==> inputs of job 9817 <==
==> flow/design.v <==
`timescale 1ns / 1ps
module Contador_Comparador(
	input	clk, rst,
	input enable,
	output reg iguales	
	);
reg [25:0] CuentaCada20ns;
always @ (posedge rst or posedge clk) 
	begin
	  if (rst) CuentaCada20ns <= 0;  
	  else if (iguales) CuentaCada20ns <= 0;
			else if (enable) CuentaCada20ns <= CuentaCada20ns +1;
			else CuentaCada20ns <= CuentaCada20ns;
	end
always @(CuentaCada20ns)
	begin
		if (CuentaCada20ns == 5_000) 
			iguales = 'b1; 
		else iguales = 0;
end
endmodule
`timescale 1ns / 1ps
module Debouncer(
    input Clock,
    input Reset,
    input Switch,
    output reg One_Shot,
	 output reg Sw_Clean
    );
	 parameter [2:0] Ini  = 'b000;
	 parameter [2:0] Shot = 'b001;
	 parameter [2:0] Off1 = 'b011;
	 parameter [2:0] Sw_1 = 'b010;
	 parameter [2:0] Off2 = 'b110;
	 wire Delay_End;
	 reg [2:0] Status;
	 always @ (posedge Reset, posedge Clock)
		begin
			if (Reset)
				Status <= Ini;
			else
				case (Status)
					Ini: if (Switch)
						Status <= Shot;
					else
						Status <= Ini; 
					Shot: Status <= Off1;
					Off1: if (Delay_End)
						Status <= Sw_1;
					else
						Status <= Off1;
					Sw_1: if (~Switch)
						Status <= Off2;
					else
						Status <= Sw_1;
					Off2: if (Delay_End)
						Status <= Ini;
					else
						Status <= Off2;
					default: Status <= Ini;
				endcase
		end
	always @ (Status)
		begin
			case (Status)
				Ini:  begin One_Shot = 'b0; Sw_Clean = 'b0; end
				Shot: begin One_Shot = 'b1; Sw_Clean = 'b0; end
				Off1: begin One_Shot = 'b0; Sw_Clean = 'b1; end
				Sw_1: begin One_Shot = 'b0; Sw_Clean = 'b0; end
				Off2: begin One_Shot = 'b0; Sw_Clean = 'b1; end
				default: begin One_Shot = 'b0; Sw_Clean = 'b0; end
			endcase
		end
	Contador_Comparador CC(.clk(Clock), .rst(Reset), .enable(Switch), .iguales(Delay_End));
endmodule
`timescale 1ns / 1ps
module MaquinaEstados(
	input A,
	input B,
	input clk,
	input reset,
	output reg inc,
	output reg dec
);
parameter espera = 'b0000;
parameter a_0    = 'b0001; 
parameter a_1    = 'b0010; 
parameter b_0    = 'b0011; 
parameter b_1    = 'b0100; 
reg [2:0] estado;
always @ (posedge clk, posedge reset)
begin
	if(reset)
		estado <= 0;
	else
	begin
		case(estado)
		espera:
		begin
			if(A == 1 && B == 0) estado <= a_0;
			else if(B == 1 && A == 0) estado <= b_0;
		end
		a_0:
		begin
			if(B)	estado <= a_1;
		end
		b_0:
		begin
			if(A) estado <= b_1;
		end
		a_1:
		begin
			estado <= espera;
		end
		b_1:
		begin
			estado <= espera;
		end
		default:	estado <= espera;
		endcase
	end
end
always @ (estado)
begin
	case(estado)
	espera:
	begin
		inc = 0;
		dec = 0;
	end
	a_0:
	begin
		inc = 0;
		dec = 0;
	end
	b_0:
	begin
		inc = 0;
		dec = 0;
	end
	a_1:
	begin
		inc = 1;
		dec = 0;
	end
	b_1:
	begin
		inc = 0;
		dec = 1;
	end
	default:
	begin
		inc = 0;
		dec = 0;
	end
	endcase
end
endmodule
`timescale 1ns / 1ps
module SumadorRotary #(parameter [11:0] resetValue = 12'd0)(
	input clk,
	input reset,
	input inc,
	input dec,
	output reg [15:0] result
    );
parameter increase = 15;
	always @ (posedge reset or posedge clk)
		begin
		if(reset) result <= resetValue;
		else if(inc)
		begin
			result <= result+increase;
		end
		else if(dec)
		begin
				result <= result-increase;
		end
		end
endmodule
`timescale 1ns / 1ps
module RotaryEncoders #(parameter [11:0] resetValue = 12'd0)(
	input clk,
	input reset,
	input LeftA,
	input LeftB,
	input RightA,
	input RightB,
	output [15:0] result,
	output [15:0] result2,
	output moved		 
    );
	 wire LeftA_shot;
	 wire LeftB_shot;
	 wire RightA_shot;
	 wire RightB_shot;
	 wire increase;
	 wire decrease;
	 wire [15:0] res;
	 wire increase2;
	 wire decrease2;
	 wire [15:0] res2;
	 Debouncer deb1(.Clock(clk), .Reset(reset), .Switch(LeftA), .Sw_Clean(LeftA_shot));
	 Debouncer deb2(.Clock(clk), .Reset(reset), .Switch(LeftB), .Sw_Clean(LeftB_shot));
	 MaquinaEstados maquina1(.A(LeftA_shot), .B(LeftB_shot), .clk(clk), .reset(reset), .inc(increase), .dec(decrease));
	 SumadorRotary #(resetValue) sumador(.clk(clk), .reset(reset), .inc(increase), .dec(decrease), .result(res));
	 Debouncer deb4(.Clock(clk), .Reset(reset), .Switch(RightA), .Sw_Clean(RightA_shot));
	 Debouncer deb3(.Clock(clk), .Reset(reset), .Switch(RightB), .Sw_Clean(RightB_shot));
	 MaquinaEstados maquina2(.A(RightA_shot), .B(RightB_shot), .clk(clk), .reset(reset), .inc(increase2), .dec(decrease2));
	 SumadorRotary #(resetValue) sumador2(.clk(clk), .reset(reset), .inc(increase2), .dec(decrease2), .result(res2));
	 assign result = res;
	 assign result2 = res2;
	 assign moved = increase | decrease | increase2 | decrease2;
endmodule
`timescale 1ns / 1ps
module clockdiv(
	input wire clk,		 
	input wire clr,		 
	output wire dclk,		 
	output wire segclk	 
	);
reg [16:0] q;
always @(posedge clk or posedge clr)
begin
	if (clr == 1)
		q <= 0;
	else
		q <= q + 1;
end
assign segclk = q[16];
assign dclk = q[0];
endmodule
`timescale 1ns / 1ps
module vga640x480(
	input wire clk,			      
	input wire pix_en,		      
	input wire moved,		      
	input wire clr,	           
	input [15:0] posx,
	input [15:0] posy,
	input [15:0] posx2,
	input [15:0] posy2,
	output wire hsync,		  
	output wire vsync,		 
	output reg[2:0] red,	      
	output reg[2:0] green,    
	output reg[1:0] blue,	    
	output [3:0] score1,
	output [3:0] score2
	);
parameter cursor_width  = 20;
parameter cursor_height = 20;
parameter ball_size = 10;
reg [15:0] ball_x;
reg [15:0] ball_y;
localparam [6:0] cursor_size_player1 = 20;
localparam [6:0] cursor_size_player2 = 20;
reg [3:0] player1_score;
reg [3:0] player2_score;
reg [7:0] player1_color;
reg [7:0] player2_color;
parameter hpixels  = 800;        
parameter vlines   = 521;       
parameter hpulse   = 96; 	    
parameter vpulse   = 2; 	   
parameter hbp      = 144; 	  
parameter hfp      = 784; 	 
parameter vbp      = 31;   
parameter vfp      = 511; 
reg [9:0] hc;
reg [9:0] vc;
always @(posedge clk or posedge clr)
begin
	if (clr == 1)
	begin
		hc <= 0;
		vc <= 0;
	end
	else if (pix_en)
	begin
		if (hc < hpixels - 1)
			hc <= hc + 1;
		else
		begin
			hc <= 0;
			if (vc < vlines - 1)
				vc <= vc + 1;
			else
				vc <= 0;
		end
	end
end
assign hsync = (hc < hpulse) ? 0:1;
assign vsync = (vc < vpulse) ? 0:1;
reg printH_player1;
reg printV_player1;
reg printH_ball;
reg printV_ball;
reg printH_player2;
reg printV_player2;
always @*
begin
	printV_player1 = (vc > vbp + posy && vc < vbp + posy + cursor_size_player1);
	printV_player2 = (vc > vbp + posy2 && vc < vbp + posy2 + cursor_size_player2);
	printV_ball    = (vc > vbp + ball_y && vc < vbp + ball_y + ball_size);
end
always @*
begin
	printH_player1 = (hc > hbp + posx && hc < hbp + posx + cursor_size_player1);
	printH_player2 = (hc > hbp + posx2 && hc < hbp + posx2 + cursor_size_player2);
	printH_ball    = (hc > hbp + ball_x && hc < hbp + ball_x + ball_size);
end
always @ (printH_player1, printV_player1, printH_player2, printV_player2, printH_ball, printV_ball, player1_color, player2_color)
begin
	if(printH_player1 && printV_player1 && printH_ball && printV_ball && printH_player2 && printV_player2)
	begin
		red = 3'b101;
		green = 3'b110;
		blue = 2'b01;
	end
	else if(printH_player1 && printV_player1)
	begin
		red = player1_color[7:5];
		green = player1_color[4:2];
		blue = player1_color[1:0];
	end
	else if(printH_player2 && printV_player2)
	begin
		red = player2_color[7:5];
		green = player2_color[4:2];
		blue = player2_color[1:0];
	end
	else if(printH_ball && printV_ball)
	begin
		red = 3'b001;
		green = 3'b111;
		blue = 2'b01;
	end
	else
	begin
		red = 3'b000;
		green = 3'b000;
		blue = 2'b00;
	end
end
reg [8:0] random;
always @(posedge clk or posedge clr)
begin
	if (clr == 1)
		random <= 0;
	else if (pix_en)
	begin
		if (random == 400)
			random <= 0;
		else
			random <= random + 1'b1;
	end
end
reg moved_q;
always @(posedge clk or posedge clr)
begin
	if (clr == 1)
	begin
		moved_q <= 0;
		ball_x <= 300;
		ball_y <= 300;
		player1_score <= 0;
		player2_score <= 0;
		player1_color <= 8'b11100110;
		player2_color <= 8'b00101011;
	end
	else
	begin
		moved_q <= moved;
		if (moved_q)
		begin
			if((ball_x >= posx && ball_x <= posx + cursor_size_player1) && (ball_y >= posy && ball_y <= posy + cursor_size_player1))
			begin
				ball_x <= random[8:0] ;
				ball_y <= random[8:0] ;
				player1_score <= player1_score + 1;
				player1_color <= player1_color+1;
			end
			else if((ball_x >= posx2 && ball_x <= posx2 + cursor_size_player2) && (ball_y >= posy2 && ball_y <= posy2 + cursor_size_player2))
			begin
				ball_x <= random[8:0] ;
				ball_y <= random[8:0] ;
				player2_score <= player2_score + 1;
				player2_color <= player2_color+1;
			end
		end
	end
end
assign score1 = player1_score;
assign score2 = player2_score;
endmodule
`timescale 1ns / 1ps
module nCounter #(parameter integer limit=2, parameter busSize = 4)(
    input clk, enable, rst,
    output reg [busSize-1:0] count,
	 output reg overflow
    );
	 always @ (posedge rst, posedge clk)
	 begin
		if(rst)
		begin
			count<='b0;
			overflow <= 0;
		end
		else
		begin
		overflow <= 0;
		if(count == limit)  
			begin
				count<='b0;
				overflow <= 1;
			end
		else if(enable)
			count<=count+'b1;
		end
	 end
endmodule
`timescale 1ns / 1ps
module Timer #(parameter busSize = 26, parameter binTime = 50_000_000)(
    input clk, enable, rst,
    output reg toggle
    );
	 reg [busSize-1:0] localCount;
	 reg [busSize-1:0] limit;
	always @ (posedge rst, posedge clk) 
	begin
		if (rst) begin localCount <= 0; limit <= binTime; end
		else if (toggle) localCount <= 0;
		else if (enable) localCount <= localCount +1;
	end
	always @ (limit, localCount) 
	begin
		if (localCount == limit) toggle = 'b1; 
		else toggle = 'b0;
	end
endmodule
`timescale 1ns / 1ps
module Mux4_4(
    input [3:0] numA,
	 input [3:0] numB,
	 input [3:0] numC,
	 input [3:0] numD,
    input [1:0] sw,
    output [3:0] out
    );
	 assign out = (sw[0] == 1) ? (sw[1] == 1 ? numD : numB) : (sw[1] == 1 ? numC : numA);
endmodule
`timescale 1ns / 1ps
module bin_to_hex(
    input w,
    input x,
    input y,
    input z,
    output [6:0] num
    );
		assign num[6]= (~w&~x&~y&z)| (~w&x&~y&~z)| (w&x&~y&z)| (w&~x&y&z);
		assign num[5]= (w&x&y&z)| (w&x&y&~z)| (w&x&~y&~z)| (w&~x&y&z)|(~w&x&y&~z)|(~w&x&~y&z);
		assign num[4]= (~w&~x&y&~z)| (w&x&~y&~z)| (w&x&y);
		assign num[3]= (x&y&z)| (~x&~y&z)| (w&~x&y&~z)| (~w&x&~y&~z);
		assign num[2]= (~w&z)| (~x&~y&z)| (~w&x&~y);
		assign num[1] = (~w&~x&~y&z)| (~w&~x&y&z)| (~w&~x&y&~z)| (~w&x&y&z)| (w&x&~y&z);
		assign num[0]= (~w&~x&~y)| (~w&x&y&z)| (w&x&~y&~z);
endmodule
`timescale 1ns / 1ps
module Display(
	 input clk,
	 input rst,
	 input [3:0]A, 
	 input [3:0]B, 
	 input [3:0]C, 
	 input [3:0]D,
    output [6:0] numOut,
    output [3:0] transistor
    );
	 wire tggl;
	 wire [1:0] switcher;
	 wire [3:0] currentNumber;
	 Timer #(22, 250_000) dispTimer(.clk(clk), .enable(1'b1), .rst(rst), .toggle(tggl));  
	 nCounter #(4, 2) switch(.clk(clk),.count(switcher), .enable(tggl), .rst(rst), .overflow());  
	 Mux4_4 numbers(.sw(switcher), .numA(D), .numB(C), .numC(B), .numD(A), .out(currentNumber));
	 Mux4_4 oneCold(.sw(switcher), .numA(4'b0111), .numB(4'b1011), .numC(4'b1101), .numD(4'b1110), .out(transistor));
	 bin_to_hex converter(.w(currentNumber[3]),.x(currentNumber[2]),.y(currentNumber[1]),.z(currentNumber[0]), .num(numOut));	 
endmodule
`timescale 1ns / 1ps
module SuperBallPickupMasterRotaryChampionDeluxe5(
	input LeftA,
	input LeftB,
	input RightA,
	input RightB,
	input LeftA2,
	input LeftB2,
	input RightA2,
	input RightB2,
	input wire clk,			 
	input wire reset,			 
	output wire [6:0] seg,	 
	output wire [3:0] an,	 
	output wire dp,			 
	output wire [2:0] red,	 
	output wire [2:0] green, 
	output wire [1:0] blue,	 
	output wire hsync,		 
	output wire vsync,			 
	output resetOut
	);
wire segclk;
wire dclk;
assign dp = 1;
wire [15:0] posx;
wire [15:0] posy;
wire [15:0] posx2;
wire [15:0] posy2;
wire moved1;
wire moved2;
RotaryEncoders #(12'd100) rot(.clk(clk),.reset(reset), .LeftA(LeftA),.LeftB(LeftB),.RightA(RightA),.RightB(RightB),.result(posx),.result2(posy),.moved(moved1));
RotaryEncoders #(12'd400) rot2(.clk(clk),.reset(reset), .LeftA(LeftA2),.LeftB(LeftB2),.RightA(RightA2),.RightB(RightB2),.result(posx2),.result2(posy2),.moved(moved2));
clockdiv U1(.clk(clk),.clr(reset),.segclk(segclk),.dclk(dclk));
wire [3:0] score1;
wire [3:0] score2;
vga640x480 U3(.clk(clk),.pix_en(~dclk),.moved(moved1 | moved2),.clr(reset),.hsync(hsync),.vsync(vsync), .posx(posx), .posy(posy),  .posx2(posx2), .posy2(posy2), .red(red),.green(green),.blue(blue),.score1(score1),.score2(score2));
Display outputDisp(.clk(clk),.rst(reset),.A(4'b0001),.B(score1),.C(4'b0010),.D(score2),.numOut(seg),.transistor(an));
assign resetOut = reset;
endmodule
==> flow/run.sh <==
#!/bin/bash
# the make line also repeats each setting of config.mk as NAME=value (left out here)
make -C /OpenROAD-flow-scripts/flow DESIGN_CONFIG=/design/flow/config.mk WORK_HOME=/design/flow/orfs CLKGATE_MAP_FILE= finish
==> flow/config.mk <==
export PLATFORM = sky130hd
export DESIGN_NAME = SuperBallPickupMasterRotaryChampionDeluxe5
export DESIGN_NICKNAME = SuperBallPickupMasterRotaryChampionDeluxe5
export VERILOG_FILES = /design/flow/design.v
export SDC_FILE = /design/flow/constraint.sdc
export NUM_CORES = 4
export LEC_CHECK = 0
export CAP_MARGIN = 20
export CORE_MARGIN = 2
export CORE_UTILIZATION = 71
export CTS_CLUSTER_DIAMETER = 49
export CTS_CLUSTER_SIZE = 25
export PLACE_DENSITY = 0.65
export SETUP_SLACK_MARGIN = -0.4
export SLEW_MARGIN = 20
==> flow/constraint.sdc <==
create_clock -name core_clock -period 8.69 [get_ports {clk}]
set_input_delay 1.7380 -clock core_clock [delete_from_list [all_inputs] [get_ports {clk}]]
set_output_delay 1.7380 -clock core_clock [all_outputs]
set_load 0.01 [all_outputs]
==> job 3303 (differences from job 9817) <==
CTS_CLUSTER_DIAMETER = 358   (was 49)
==> results <==
- Job 3303 produced a clean layout. Job 9817 finished with timing, DRC and antenna clean.
- Against job 3303, the combinational power of job 9817 is higher by about 1%.
- In die area, job 9817 and job 3303 do not differ.
- Fmax: job 9817 is lower than job 3303 (about 0.7%).
- Against job 3303, the clock skew of job 9817 is higher by 0.0012 ns.
- Synthesized cell count is the same in job 3303 and job 9817.
- Register-to-register slack is about the same in job 9817 and job 3303.
- Sequential power is about the same in job 3303 and job 9817.
- In area after synthesis, job 3303 and job 9817 do not differ.
Power and IR drop assume default switching activity.
